==> try-pepper <==
==> flow/design.v (excerpt) <==
module battleship(
input wire clk,
input wire rst,  
input wire ARDUINO_A0,    
input wire ARDUINO_A1,    
input wire ARDUINO_A2,    
input wire ARDUINO_A3,    
output reg ARDUINO_IO0,   
output reg ARDUINO_IO1,   
output reg ARDUINO_IO2,   
output reg ARDUINO_IO6,   
output reg ARDUINO_IO7,   
output reg ARDUINO_IO8,   
output reg ARDUINO_IO9,   
output reg ARDUINO_IO10,  
output reg ARDUINO_IO11,  
output reg ARDUINO_A4,  
output reg ARDUINO_A5,  
output reg PMOD1_D0_P,  
output reg PMOD1_D0_N,  
output reg PMOD1_D1_P,  
output reg PMOD1_D1_N,  
output reg PMOD1_D2_P,  
output reg PMOD1_D2_N,  
output reg PMOD2_D0_P,  
output reg PMOD2_D0_N,  
output reg PMOD2_D1_P,  
output reg PMOD2_D2_P,  
output reg PMOD2_D2_N,  
output reg PMOD2_D3_P,  
output reg ARDUINO_IO3,   
output reg ARDUINO_IO4,   
output reg ARDUINO_IO5    
);
clock: 2.66 ns
lec_check: 0
abc_area: 1
cap_margin: 0
core_margin: 2
core_utilization: 72
cts_cluster_size: 16
place_density: 0.68
slew_margin: 20
run.sh (not shown) runs the stock make flow with config.mk's settings and CLKGATE_MAP_FILE=.
==> inputs of try-tundra, as changes to try-pepper <==
Settings changed: CAP_MARGIN 0 to 20, CTS_CLUSTER_SIZE 16 to default, HOLD_SLACK_MARGIN from default to -0.1, PLACE_DENSITY 0.68 to default, PLACE_DENSITY_LB_ADDON from default to 0.04.
==> flow/constraint.sdc (replaced) <==
create_clock -name core_clock -period 3.0 [get_ports {clk}]
set_input_delay 0.6000 -clock core_clock [delete_from_list [all_inputs] [get_ports {clk}]]
set_output_delay 0.6000 -clock core_clock [all_outputs]
set_load 0.01 [all_outputs]
==> run summary <==
On the backend side, the flow ran end to end.

For the pin with the worst max-slew slack, the measured transition is about 0.60 ns. The met3 track demand over resource stands at 0.0705. In this run the power spent charging and discharging nets is around 0.0013 W. Switching power as a fraction of the total was reported as 0.235. Across all setup checks in the final design, the least slack found is -0.746 ns.

Endpoints with negative setup slack in the final report add up to about 67. Measured on the final layout, the clock distribution area share stands at 0.0461. For reference, the critical path is captured by gameLogicState[2]. The total area of multi-input combinational cells stands at approximately 0.0059 mm^2.

The run did not pass the layout checks because of negative setup slack. met1 track demand over resource after global routing is 0.437. The routed length on met2 stands at about 16000 um.

Among all stages on the critical path, the largest delay is contributed by sky130_fd_sc_hd__fa_2. The flow ran to the end, but the layout failed its checks. Power spread over the standard cell area amounts to ~450 mW/mm^2.

At the end of the flow, the number of nets in the layout was between 1.5k and 2k.
Source of the figures above: try-pepper

==> run summary <==
On the backend side, the flow ran end to end.

Routing resource usage on met3 recorded by global route was 0.0801. The flow ran to the end, but the layout failed its checks. The end-of-flow timing check tallies setup violations at 11.

The layout report lists the clock-cell share of area as 0.0487. The total power divided by cell area stands at ~420 mW/mm^2. The smallest setup slack after layout stands at -0.109 ns. The total area of multi-input combinational cells stands at between 0.005 and 0.006 mm^2. The switching portion of total power stands at 0.239. The reasons given for failing layout checks are negative setup slack. In the detailed route, the total length drawn on met2 is 13200 um. For this run, the post-layout net count is 1617.
Source of the figures above: try-tundra


========
==> build 22: inputs <==
battleship again, from the RTL that the note above started with.
clock: 4.12 ns
lec_check: 0
cap_margin: 20
core_margin: 2
core_utilization: 71
cts_cluster_diameter: 361
cts_cluster_size: 36
max_routing_layer: met4
place_density_lb_addon: 0.16
slew_margin: 20
==> trial 74: changes against build 22 <==
ABC_AREA = 1   (was default)
CORE_UTILIZATION = 72   (was 71)
==> flow/constraint.sdc (replaced) <==
create_clock -name core_clock -period 3.92 [get_ports {clk}]
set_input_delay 0.7840 -clock core_clock [delete_from_list [all_inputs] [get_ports {clk}]]
set_output_delay 0.7840 -clock core_clock [all_outputs]
set_load 0.01 [all_outputs]
==> build 14: changes against build 22 <==
ABC_AREA = 1   (was default)
CAP_MARGIN = 40   (was 20)
CORE_UTILIZATION = 70   (was 71)
CTS_CLUSTER_DIAMETER = default   (was 361)
CTS_CLUSTER_SIZE = default   (was 36)
MAX_ROUTING_LAYER = default   (was met4)
PLACE_DENSITY_LB_ADDON = default   (was 0.16)
==> flow/constraint.sdc (replaced) <==
create_clock -name core_clock -period 2.58 [get_ports {clk}]
set_input_delay 0.5160 -clock core_clock [delete_from_list [all_inputs] [get_ports {clk}]]
set_output_delay 0.5160 -clock core_clock [all_outputs]
set_load 0.01 [all_outputs]
==> qor summary <==
metric	trial 74	build 22	build 14
Top layer reached by signal wires	met4	met4	met5
Power Sequential	1.99 mW	1.87 mW	3.03 mW
Worst-Skew Late Latency	440 ps	440 ps	460 ps
Outcome	finished clean	finished clean	failed layout checks
Layout check failures	-	-	setup timing
Synth unique cells	52	77	52
Area of the die	15400 um^2	14500 um^2	15800 um^2
Slew at the pin with the worst max-slew slack	641 ps	956 ps	863 ps
Area share of and-or/or-and cells after synthesis	11.9%	14.7%	11.9%
Effective utilization at floorplan	74.2%	72.8%	71.4%
Length of routed met3 wiring	1840 um	1290 um	4500 um
Worst clock skew on the final layout	9.35 ps	8.60 ps	18.9 ps
Power of the clock network	1.60 mW	1.67 mW	2.93 mW
Cell count of the worst reg-to-reg path	16	12	13
Required time at the endpoint of the critical path	4250 ps	4450 ps	2930 ps
Detailed-route vias per instance	5.79	6.22	6.62
Syn-to-layout area delta	9.84%	10.6%	27.3%
Placeable core region	14000 um^2	13200 um^2	14500 um^2
Number of cells after detailed placement	1702	1331	1786
GR met2 Demand/Resource	61.0%	53.4%	66.5%
Number of cells on the critical path	16	12	13
No activity file was given, so power comes from the tool's default toggle rates.
